== job 1378 ==
// project_euler_17
module project_euler_17(
  input clk,
  input reset,
  output reg [3:0] ones_digit,
  output reg [3:0] tens_digit,
  output reg [3:0] hundreds_digit,
  output reg [15:0] letter_count,
  output reg done
);
clock: 10.0 ns
lec_check: 0
abc_area: 0
cap_margin: 20
core_margin: 2
core_utilization: 40
hold_slack_margin: 0.11
max_routing_layer: met4
slew_margin: 20
tns_end_percent: 45
run.sh (not shown) runs the stock make flow with config.mk's settings and CLKGATE_MAP_FILE=.
Job 1378 went all the way through the flow, and no timing, DRC or antenna check failed.
For job 7583, these inputs were changed with respect to job 1378:
# job 1378
export LEC_CHECK = 0
export ABC_AREA = 0
export CAP_MARGIN = 20
export CORE_MARGIN = 2
export CORE_UTILIZATION = 40
export HOLD_SLACK_MARGIN = 0.11
export MAX_ROUTING_LAYER = met4
export SLEW_MARGIN = 20
export TNS_END_PERCENT = 45
create_clock -name core_clock -period 10.0 [get_ports {clk}]
# job 7583
export LEC_CHECK = 0
export CAP_MARGIN = 20
export CELL_PAD_IN_SITES_DETAIL_PLACEMENT = 2
export CORE_MARGIN = 2
export CORE_UTILIZATION = 40
export GPL_ROUTABILITY_DRIVEN = 0
export SETUP_SLACK_MARGIN = 1.81
export SLEW_MARGIN = 20
create_clock -name core_clock -period 10.0 [get_ports {clk}]
[summary]
- Job 7583 has completed all stages; timing, DRC and antenna checks passed.
- Sort job 1378 and job 7583 by pin slew with the least headroom to its limit, ascending, and job 1378 comes first.
- Compared with job 1378, job 7583 shows a length of routed met3 wiring that is 170 um higher.
- The run showing the greater sequential power share is job 1378.
- Summary — total routing usage reported by global routing, job 7583 relative to job 1378: higher, by 9.8 points.
- Compared with job 1378, job 7583 shows a final design area excluding fillers that is 1.5% higher.
- Comparing the two runs side by side, job 7583 comes out behind job 1378 on net switching power figure.
- Compared with job 1378, job 7583 shows a hold slack that is 19 ps higher.
--- input diff job 7583..job 2183 ---
# job 7583
export LEC_CHECK = 0
export CAP_MARGIN = 20
export CELL_PAD_IN_SITES_DETAIL_PLACEMENT = 2
export CORE_MARGIN = 2
export CORE_UTILIZATION = 40
export GPL_ROUTABILITY_DRIVEN = 0
export SETUP_SLACK_MARGIN = 1.81
export SLEW_MARGIN = 20
create_clock -name core_clock -period 10.0 [get_ports {clk}]
# job 2183
export LEC_CHECK = 0
export CAP_MARGIN = 0
export CELL_PAD_IN_SITES_DETAIL_PLACEMENT = 2
export CORE_ASPECT_RATIO = 1.96
export CORE_MARGIN = 2
export CORE_UTILIZATION = 72
export GPL_ROUTABILITY_DRIVEN = 0
export MIN_ROUTING_LAYER = met1
export SLEW_MARGIN = 20
export TNS_END_PERCENT = 75
create_clock -name core_clock -period 10.0 [get_ports {clk}]
==> comparison <==
Seen in the log of job 2183: DPL-0033 during detailed placement, after which the run never completed. Summary of job 2183 over job 7583: height of the die now larger, placement row count shows an increase of 1, area of the core went down 45%.
Input changes introduced in job 8590 (baseline for comparison: job 2183):
# job 2183
export LEC_CHECK = 0
export CAP_MARGIN = 0
export CELL_PAD_IN_SITES_DETAIL_PLACEMENT = 2
export CORE_ASPECT_RATIO = 1.96
export CORE_MARGIN = 2
export CORE_UTILIZATION = 72
export GPL_ROUTABILITY_DRIVEN = 0
export MIN_ROUTING_LAYER = met1
export SLEW_MARGIN = 20
export TNS_END_PERCENT = 75
create_clock -name core_clock -period 10.0 [get_ports {clk}]
# job 8590
export LEC_CHECK = 0
export ABC_AREA = 1
export CAP_MARGIN = 10
export CELL_PAD_IN_SITES_DETAIL_PLACEMENT = 2
export CORE_MARGIN = 2
export CORE_UTILIZATION = 70
export CTS_CLUSTER_SIZE = 58
export GPL_ROUTABILITY_DRIVEN = 0
export HOLD_SLACK_MARGIN = 0.11
export MAX_ROUTING_LAYER = met4
export MIN_ROUTING_LAYER = met2
export PLACE_DENSITY_LB_ADDON = 0.09
export SLEW_MARGIN = 20
export TNS_END_PERCENT = 10
create_clock -name core_clock -period 10.0 [get_ports {clk}]
==> results <==
Run status, job 8590: aborted in detailed placement, error DPL-0033
Min share of the synthesized netlist area taken by xor and xnor gates across job 2183 and job 8590: job 8590
Going from job 2183 to job 8590, yosys cell count grew by more than 10%.
What job 8590 reported for gate count after technology mapping has to be multiplied by 0.892 to get the figure for job 2183.
| total die area | job 8590 vs job 2183 | about 5.5% lower |
On area of the core region: between job 2183 and job 8590, it ends up lower for job 8590.

========
The RTL this note starts from:
==> flow/design.v <==
module project_euler_17(
  input clk,
  input reset,
  output reg [3:0] ones_digit,
  output reg [3:0] tens_digit,
  output reg [3:0] hundreds_digit,
  output reg [15:0] letter_count,
  output reg done
);
  integer next_ones_digit;
  integer next_tens_digit;
  integer next_hundreds_digit;
  integer letters;
  always @(posedge clk or posedge reset)
  begin
    if (reset) begin
      ones_digit <= 0;
      tens_digit <= 0;
      hundreds_digit <= 0;
      letter_count <= 0;
      done <= 0;
    end
    else if (!done) begin
      next_ones_digit = 0;
      next_tens_digit = 0;
      next_hundreds_digit = 0;
      letters = 0;
      next_tens_digit[3:0] = tens_digit;
      next_hundreds_digit[3:0] = hundreds_digit;
      if (ones_digit == 9) begin
        next_ones_digit = 0;
        if (tens_digit == 9) begin
          next_tens_digit = 0;
          if (hundreds_digit == 9) begin
            next_hundreds_digit = 0;
            letters += 11;  
            done <= 1;
          end
          else
            next_hundreds_digit[3:0] = hundreds_digit + 1;
        end
        else
          next_tens_digit[3:0] = tens_digit + 1;
      end
      else
        next_ones_digit[3:0] = ones_digit + 1;
      if (next_tens_digit != 1) begin
        case (next_ones_digit)
          1: letters += 3;  
          2: letters += 3;  
          3: letters += 5;  
          4: letters += 4;  
          5: letters += 4;  
          6: letters += 3;  
          7: letters += 5;  
          8: letters += 5;  
          9: letters += 4;  
        endcase
        case (next_tens_digit)
          2: letters += 6;  
          3: letters += 6;  
          4: letters += 5;  
          5: letters += 5;  
          6: letters += 5;  
          7: letters += 7;  
          8: letters += 6;  
          9: letters += 6;  
        endcase
      end
      else begin
        case (next_ones_digit)
          0: letters += 3;  
          1: letters += 6;  
          2: letters += 6;  
          3: letters += 8;  
          4: letters += 8;  
          5: letters += 7;  
          6: letters += 7;  
          7: letters += 9;  
          8: letters += 8;  
          9: letters += 8;  
        endcase
      end
      case (next_hundreds_digit)
        1: letters += 10;  
        2: letters += 10;  
        3: letters += 12;  
        4: letters += 11;  
        5: letters += 11;  
        6: letters += 10;  
        7: letters += 12;  
        8: letters += 12;  
        9: letters += 11;  
      endcase
      if (next_hundreds_digit > 0 && ((next_ones_digit > 0) || (next_tens_digit > 0)))
        letters += 3;  
      ones_digit <= next_ones_digit[3:0];
      tens_digit <= next_tens_digit[3:0];
      hundreds_digit <= next_hundreds_digit[3:0];
      letter_count <= letter_count + letters[15:0];
    end
  end
endmodule
Settings: LEC_CHECK=0, ABC_AREA=1, CAP_MARGIN=20, CORE_MARGIN=2, CORE_UTILIZATION=65, CTS_CLUSTER_DIAMETER=49, SETUP_SLACK_MARGIN=1.33, SLEW_MARGIN=20; clock period 4.86 ns.
The first run aborted during clock tree synthesis (4_1_cts).
==> next run, changes <==
--- a/flow/config.mk
+++ b/flow/config.mk
@@ -9,0 +10 @@
+export CORE_ASPECT_RATIO = 1.43
@@ -12,2 +13 @@
-export CTS_CLUSTER_DIAMETER = 49
-export SETUP_SLACK_MARGIN = 1.33
+export PLACE_DENSITY_LB_ADDON = 0.01
==> flow/constraint.sdc (replaced) <==
create_clock -name core_clock -period 5.43 [get_ports {clk}]
set_input_delay 1.0860 -clock core_clock [delete_from_list [all_inputs] [get_ports {clk}]]
set_output_delay 1.0860 -clock core_clock [all_outputs]
set_load 0.01 [all_outputs]
Outcome: Now the flow finished with timing, DRC and antenna clean. Area after synthesis stays the same. Die area stays flat. Synthesized cell count stays the same.
==> next run, changes <==
--- a/flow/config.mk
+++ b/flow/config.mk
@@ -8 +7,0 @@
-export ABC_AREA = 1
@@ -10 +8,0 @@
-export CORE_ASPECT_RATIO = 1.43
@@ -13 +11,3 @@
-export PLACE_DENSITY_LB_ADDON = 0.01
+export CTS_CLUSTER_DIAMETER = 30
+export CTS_CLUSTER_SIZE = 44
+export SETUP_SLACK_MARGIN = 1.07
==> flow/constraint.sdc (replaced) <==
create_clock -name core_clock -period 5.48 [get_ports {clk}]
set_input_delay 1.0960 -clock core_clock [delete_from_list [all_inputs] [get_ports {clk}]]
set_output_delay 1.0960 -clock core_clock [all_outputs]
set_load 0.01 [all_outputs]
The changed run completed and failed the layout checks on negative setup slack.
Setup slack loses 0.69 ns.
Core utilization grows by 4.5 points.
Area after synthesis is higher by 8.5%.
Maximum frequency goes down by 13%.
Sequential share of layout area went down by 3.1 points.
Register-to-register slack degrades by 0.69 ns.
Die area rose by 7.8%.
Worst hold slack gets better by 0.016 ns.
==> next run, changes <==
--- a/flow/config.mk
+++ b/flow/config.mk
@@ -10,4 +10 @@
-export CORE_UTILIZATION = 65
-export CTS_CLUSTER_DIAMETER = 30
-export CTS_CLUSTER_SIZE = 44
-export SETUP_SLACK_MARGIN = 1.07
+export CORE_UTILIZATION = 45
==> flow/constraint.sdc (replaced) <==
create_clock -name core_clock -period 6.44 [get_ports {clk}]
set_input_delay 1.2880 -clock core_clock [delete_from_list [all_inputs] [get_ports {clk}]]
set_output_delay 1.2880 -clock core_clock [all_outputs]
set_load 0.01 [all_outputs]
What happened: The changed run ran to the end with no violations. Sequential share of layout area went up by 2.4 points. Worst setup slack improves by 0.96 ns. Critical path depth went up by 1. Via count went down by 22%. Routed wire length went down by 38%. Global-route usage went down by 20 points. Cell count went down by 0.63%. Count of clock-buffer cells in the layout does not change. Worst hold slack degrades by 0.042 ns. Design area went down by 11%. Synthesized cell count stays the same.
==> next run, changes <==
--- a/flow/config.mk
+++ b/flow/config.mk
@@ -10 +10,2 @@
-export CORE_UTILIZATION = 45
+export CORE_UTILIZATION = 65
+export CTS_CLUSTER_DIAMETER = 31
==> flow/constraint.sdc (replaced) <==
create_clock -name core_clock -period 5.57 [get_ports {clk}]
set_input_delay 1.1140 -clock core_clock [delete_from_list [all_inputs] [get_ports {clk}]]
set_output_delay 1.1140 -clock core_clock [all_outputs]
set_load 0.01 [all_outputs]
Outcome:
- This time the run produced a layout that fails on negative setup slack
- non-clock buffer count came out higher by 19
- count of clock-buffer cells in the layout is unchanged
- total power came out higher by about a fifth
- design area came out higher by a little under a tenth
- area after synthesis is unchanged
- wire length came out higher by a quarter to a third
- sequential power came out higher by about a fifth
- first-iteration DRC count came out higher to 5.6 times its value
- utilization came out higher by 31 points
- worst hold slack improved by 0.0049 ns
==> next run, changes <==
--- a/flow/config.mk
+++ b/flow/config.mk
@@ -10,2 +10,2 @@
-export CORE_UTILIZATION = 65
-export CTS_CLUSTER_DIAMETER = 31
+export CORE_UTILIZATION = 58
+export SETUP_SLACK_MARGIN = 1.7
==> flow/constraint.sdc (replaced) <==
create_clock -name core_clock -period 6.8 [get_ports {clk}]
set_input_delay 1.3600 -clock core_clock [delete_from_list [all_inputs] [get_ports {clk}]]
set_output_delay 1.3600 -clock core_clock [all_outputs]
set_load 0.01 [all_outputs]
Result:
- This time the run completed with no timing, DRC or antenna violations
- clock skew rises by 0.0044 ns
- power falls by roughly a tenth
- core utilization falls by 0.80 points
- area after synthesis stays the same

========
// project_euler_17: RTL as listed in full above, without the edits since
clock: 10.0 ns
lec_check: 0
cap_margin: 0
cell_pad_in_sites_detail_placement: 1
cell_pad_in_sites_global_placement: 3
core_aspect_ratio: 1.96
core_margin: 2
core_utilization: 34
gpl_routability_driven: 0
min_routing_layer: met1
slew_margin: 20
tns_end_percent: 75
The first run finished with timing, DRC and antenna clean.
Change:
Settings changed: CAP_MARGIN 0 to 40, CELL_PAD_IN_SITES_DETAIL_PLACEMENT 1 to 2, CELL_PAD_IN_SITES_GLOBAL_PLACEMENT 3 to not set, CORE_ASPECT_RATIO 1.96 to not set, CORE_UTILIZATION 34 to 40, MIN_ROUTING_LAYER met1 to met2, TNS_END_PERCENT 75 to not set.
What happened: The new run produced a clean layout; maximum frequency decreases by 9.7%; clock power increases by about 4%; clock skew is about the same; total power increases by 4.4%; wire length increases by 27%.
Change:
Settings changed: CAP_MARGIN 40 to 20, CELL_PAD_IN_SITES_DETAIL_PLACEMENT 2 to not set, GPL_ROUTABILITY_DRIVEN 0 to not set, MIN_ROUTING_LAYER met2 to not set.
=> The new run produced a clean layout. Setup slack improved by 0.86 ns. Power went down by roughly a tenth. Wire length went down by well over a third. Global-route usage drops by 26 points. Utilization shrinks by 0.25 points. Clock power is lower by about a fifth.

========
Starts from the design.v that is shown in full above.
==> flow/config.mk <==
export PLATFORM = sky130hd
export DESIGN_NAME = project_euler_17
export DESIGN_NICKNAME = project_euler_17
export VERILOG_FILES = /design/flow/design.v
export SDC_FILE = /design/flow/constraint.sdc
export NUM_CORES = 4
export LEC_CHECK = 0
export ABC_AREA = 1
export CAP_MARGIN = 0
export CELL_PAD_IN_SITES_DETAIL_PLACEMENT = 0
export CORE_ASPECT_RATIO = 1.03
export CORE_MARGIN = 2
export CORE_UTILIZATION = 43
export CTS_CLUSTER_DIAMETER = 219
export CTS_CLUSTER_SIZE = 36
export GPL_ROUTABILITY_DRIVEN = 1
export MAX_ROUTING_LAYER = met5
export PLACE_DENSITY_LB_ADDON = 0.05
export SETUP_SLACK_MARGIN = 1.6
export SLEW_MARGIN = 0
==> flow/constraint.sdc <==
create_clock -name core_clock -period 9.58 [get_ports {clk}]
set_input_delay 1.9160 -clock core_clock [delete_from_list [all_inputs] [get_ports {clk}]]
set_output_delay 1.9160 -clock core_clock [all_outputs]
set_load 0.01 [all_outputs]
The first run produced a clean layout.
Rerun with:
Settings changed: ABC_AREA 1 to default, CORE_ASPECT_RATIO 1.03 to 0.5, CORE_UTILIZATION 43 to 64, CTS_CLUSTER_DIAMETER 219 to default, CTS_CLUSTER_SIZE 36 to default, HOLD_SLACK_MARGIN from default to 0.06, PLACE_DENSITY from default to 0.8, PLACE_DENSITY_LB_ADDON 0.05 to default, SETUP_SLACK_MARGIN 1.6 to -0.95, SLEW_MARGIN 0 to 40, TNS_END_PERCENT from default to 25.
Effect: The changed run completed without violations. Cell area climbs by 3.9%. First-iteration DRC count grows by about 100%. Register-to-register slack is worse by 1400 ps. Utilization rises by 23 points.
Rerun with:
Settings changed: ABC_AREA from default to 0, CELL_PAD_IN_SITES_GLOBAL_PLACEMENT from default to 2, CORE_ASPECT_RATIO 0.5 to 1.86, CORE_UTILIZATION 64 to 43, CTS_CLUSTER_DIAMETER from default to 28, CTS_CLUSTER_SIZE from default to 36, GPL_TIMING_DRIVEN from default to 1, HOLD_SLACK_MARGIN 0.06 to default, MIN_ROUTING_LAYER from default to met1, PLACE_DENSITY 0.8 to default, PLACE_DENSITY_LB_ADDON from default to 0.08, SETUP_SLACK_MARGIN -0.95 to default, SLEW_MARGIN 40 to 0, TNS_END_PERCENT 25 to default.
The changed run ran to the end with no violations; cell count increases by about 6.4%; total power increases by 15%; worst setup slack gets better by 34 ps; non-clock buffer count increases by 1; cell area increases by 3.1%; die area increases by about 46%; wire length increases by 8.5%; clock-buffer cell count increases by 1; synthesized area stays the same.
Rerun with:
Settings changed: ABC_AREA 0 to default, CELL_PAD_IN_SITES_GLOBAL_PLACEMENT 2 to default, CORE_ASPECT_RATIO 1.86 to 0.5, CORE_UTILIZATION 43 to 64, CTS_CLUSTER_DIAMETER 28 to default, CTS_CLUSTER_SIZE 36 to default, GPL_TIMING_DRIVEN 1 to default, HOLD_SLACK_MARGIN from default to 0.06, MIN_ROUTING_LAYER met1 to default, PLACE_DENSITY from default to 0.8, PLACE_DENSITY_LB_ADDON 0.08 to default, SETUP_SLACK_MARGIN from default to 2.24, SLEW_MARGIN 0 to 40, TNS_END_PERCENT from default to 25.
Effect: Critical path depth does not change. Routed wire length falls by 7.6%. Power drops by about 13%. Design area drops by 2.9%. Via count increases by 0.77%. Die area fell by about 30%. Count of clock-buffer cells in the layout falls by 1. Non-clock buffer count goes down by 1. Global-route usage goes up by 6.8 points. Final cell count went down by about 6%.
Power is estimated from default activity; no workload was simulated.
